oak:
// hopselection
module hopselection(
clk_6M, rstz, p_033us,
regi_isMaster,
ps_pagerespTO,
fk_page,
scancase,
m_half_tslot_p,
connsnewslave, connsnewmaster,
txbit_period, rxbit_period,
fkset_p,   
psackfhs, pagetxfhs, pagetmp, pagerxackfhs ,
corre_threshold,
psrxfhs_succ_p,
psrxfhs,
pstxid,
m_tslot_p, ms_tslot_p,
ps_N_incr_p,
pageAB_2Npage_count, 
Atrain,
regi_interlace_offset, regi_page_k_nudge,
regi_AFH_mode,
regi_AFH_N, regi_AFH_channel_map,
ps, gips, is, giis, page, inquiry, mpr, spr, ir, conns,
prs_clock_frozen, prm_clock_frozen,
CLK, CLKE, CLKN, BD_ADDR,
counter_isFHS,
fk,
fk_chg_p, fk_chg_p_ff,
fk_pstxid
);
input clk_6M, rstz, p_033us;
input regi_isMaster;
input ps_pagerespTO;
input fk_page;
input scancase;
input m_half_tslot_p;
input connsnewslave, connsnewmaster;
input txbit_period, rxbit_period;
input fkset_p;   
input psackfhs, pagetxfhs, pagetmp, pagerxackfhs ;
input corre_threshold;
wire [5:0] counter_clkN1;
wire [5:0] counter_clkE1;
input psrxfhs_succ_p;
input psrxfhs;
input pstxid;
input m_tslot_p, ms_tslot_p;
input ps_N_incr_p;
input [3:0] pageAB_2Npage_count;
input Atrain;
input [4:0] regi_interlace_offset, regi_page_k_nudge;
input regi_AFH_mode;
  ...
clock: 17.0 ns
lec_check: 0
cap_margin: 5
core_aspect_ratio: 0.97
core_margin: 9
core_utilization: 28
cts_cluster_diameter: 375
cts_cluster_size: 93
gpl_timing_driven: 1
max_routing_layer: met4
place_density_lb_addon: 0.2
slew_margin: 20
run.sh (not shown) runs the stock make flow with config.mk's settings and CLKGATE_MAP_FILE=.
[oak] flow finished | final checks: failed | reasons: setup timing
Inputs modified between oak and pine:
==> flow/config.mk <==
export PLATFORM = sky130hd
export DESIGN_NAME = hopselection
export DESIGN_NICKNAME = hopselection
export VERILOG_FILES = /design/flow/design.v
export SDC_FILE = /design/flow/constraint.sdc
export NUM_CORES = 4
export LEC_CHECK = 0
export CAP_MARGIN = 20
export CORE_MARGIN = 2
export CORE_UTILIZATION = 68
export CTS_CLUSTER_DIAMETER = 232
export CTS_CLUSTER_SIZE = 37
export MAX_ROUTING_LAYER = met4
export SLEW_MARGIN = 20
==> flow/constraint.sdc <==
create_clock -name core_clock -period 15.1 [get_ports {clk_6M}]
set_input_delay 3.0200 -clock core_clock [delete_from_list [all_inputs] [get_ports {clk_6M}]]
set_output_delay 3.0200 -clock core_clock [all_outputs]
set_load 0.01 [all_outputs]
### Flow results
In pine the total via count in the routed design turned out 24% higher than in oak. When pine is measured against oak, its post-route fraction of the period consumed by the critical path turns out 16 points higher. Of the two values seen for cell type of the slowest stage on the worst timing path, fa_2 was produced by pine and fa_1 by oak. Share of power burned in registers in pine is 1.1 points lower than in oak. Between pine and oak, it is pine whose area used by multi-input combinational logic is lower, by 0.61%. Compared to oak, pine has number of resized instances in the post-cts repair step about 2.7% higher. Per the comparison of pine with oak, setup slack of the critical path after layout went down; post-layout net count did not really move. | pine | all stages done | FAIL | setup timing |.

* * *

Starting RTL as in the previous note.
clock: 15.4 ns
lec_check: 0
abc_area: 1
cap_margin: 20
core_margin: 2
core_utilization: 70
cts_cluster_diameter: 234
cts_cluster_size: 72
max_routing_layer: met4
place_density: 0.65
slew_margin: 20
tns_end_percent: 5
The baseline reached the layout checks and failed them: negative setup slack.
==> next run, changes <==
- ABC_AREA: 1 -> default
- CTS_CLUSTER_SIZE: 72 -> 36
- clock period: 15.4 -> 16.3 ns (I/O delays scaled with it)
Outcome: The new run completed and failed the layout checks on negative setup slack; sequential share of layout area fell by 0.64 points; worst setup slack loses 1.1 ns; clock power fell by 7.0%; final cell count goes down by 16%.
==> next run, changes <==
- CORE_UTILIZATION: 70 -> 40
- CTS_CLUSTER_DIAMETER: 234 -> default
- CTS_CLUSTER_SIZE: 36 -> default
- MAX_ROUTING_LAYER: met4 -> default
- PLACE_DENSITY: 0.65 -> 0.6
- TNS_END_PERCENT: 5 -> default
- clock period: 16.3 -> 25.0 ns (I/O delays scaled with it)
After rerunning:
- The new run went through all stages and came out clean
- worst setup slack improved by 3.7 ns
- area after synthesis stays the same
- global-route usage came out lower by 29 points
- first-iteration DRC count came out lower by 73%
- core utilization came out lower by 43 points
- die size came out higher by 73%
- combinational power came out lower by 58%
- total power came out lower by 52%
- final area came out lower by 7.8%
- sequential power came out lower by 35%
- critical path depth came out lower by 11
==> next run, changes <==
- ABC_AREA: default -> 0
- CAP_MARGIN: 20 -> 25
- CORE_UTILIZATION: 40 -> 70
- GPL_ROUTABILITY_DRIVEN: default -> 1
- HOLD_SLACK_MARGIN: default -> 0.19
- MAX_ROUTING_LAYER: default -> met4
- SLEW_MARGIN: 20 -> 25
- TNS_END_PERCENT: default -> 100
The new run completed with no timing, DRC or antenna violations.
Cell count went down by 9.2%.
Total power climbs by 0.39%.
Worst hold slack gains 0.0092 ns.
Register-to-register slack barely changes.
Design area falls by 1.8%.
Synthesized cell count stays the same.
Routed wire length climbs by 0.82%.
Clock-buffer cell count decreases by 7.
Via count came out higher by 5.7%.
Worst setup slack is worse by 0.31 ns.
==> next run, changes <==
- ABC_AREA: 0 -> default
- CAP_MARGIN: 25 -> 20
- CORE_MARGIN: 2 -> 7
- CORE_UTILIZATION: 70 -> 45
- CTS_CLUSTER_DIAMETER: default -> 328
- CTS_CLUSTER_SIZE: default -> 100
- GPL_ROUTABILITY_DRIVEN: 1 -> default
- HOLD_SLACK_MARGIN: 0.19 -> default
- MAX_ROUTING_LAYER: met4 -> default
- PLACE_DENSITY: 0.6 -> default
- PLACE_DENSITY_LB_ADDON: default -> 0.3
- SETUP_SLACK_MARGIN: default -> -1.16
- SLEW_MARGIN: 25 -> 20
- TNS_END_PERCENT: 100 -> 20
Clock-buffer cell count goes up by 2. Clock power goes up by 8.1%. Final cell count goes up by 7.5%.
==> next run, changes <==
- CORE_MARGIN: 7 -> 2
- CORE_UTILIZATION: 45 -> 18
- CTS_CLUSTER_DIAMETER: 328 -> default
- CTS_CLUSTER_SIZE: 100 -> default
- GPL_ROUTABILITY_DRIVEN: default -> 0
- PLACE_DENSITY: default -> 0.6
- PLACE_DENSITY_LB_ADDON: 0.3 -> default
- SETUP_SLACK_MARGIN: -1.16 -> default
- TNS_END_PERCENT: 20 -> 55
What happened: Via count fell by about 3%; routed wire length rose by about 5%; final cell count rose by about 28%; critical path depth rose by 4; worst setup slack loses 0.78 ns; global-route usage fell by 11 points; final area rose by 4.6%; sequential cell count is unchanged; power rose by about 1.4%.
Power is estimated from default activity; no workload was simulated.
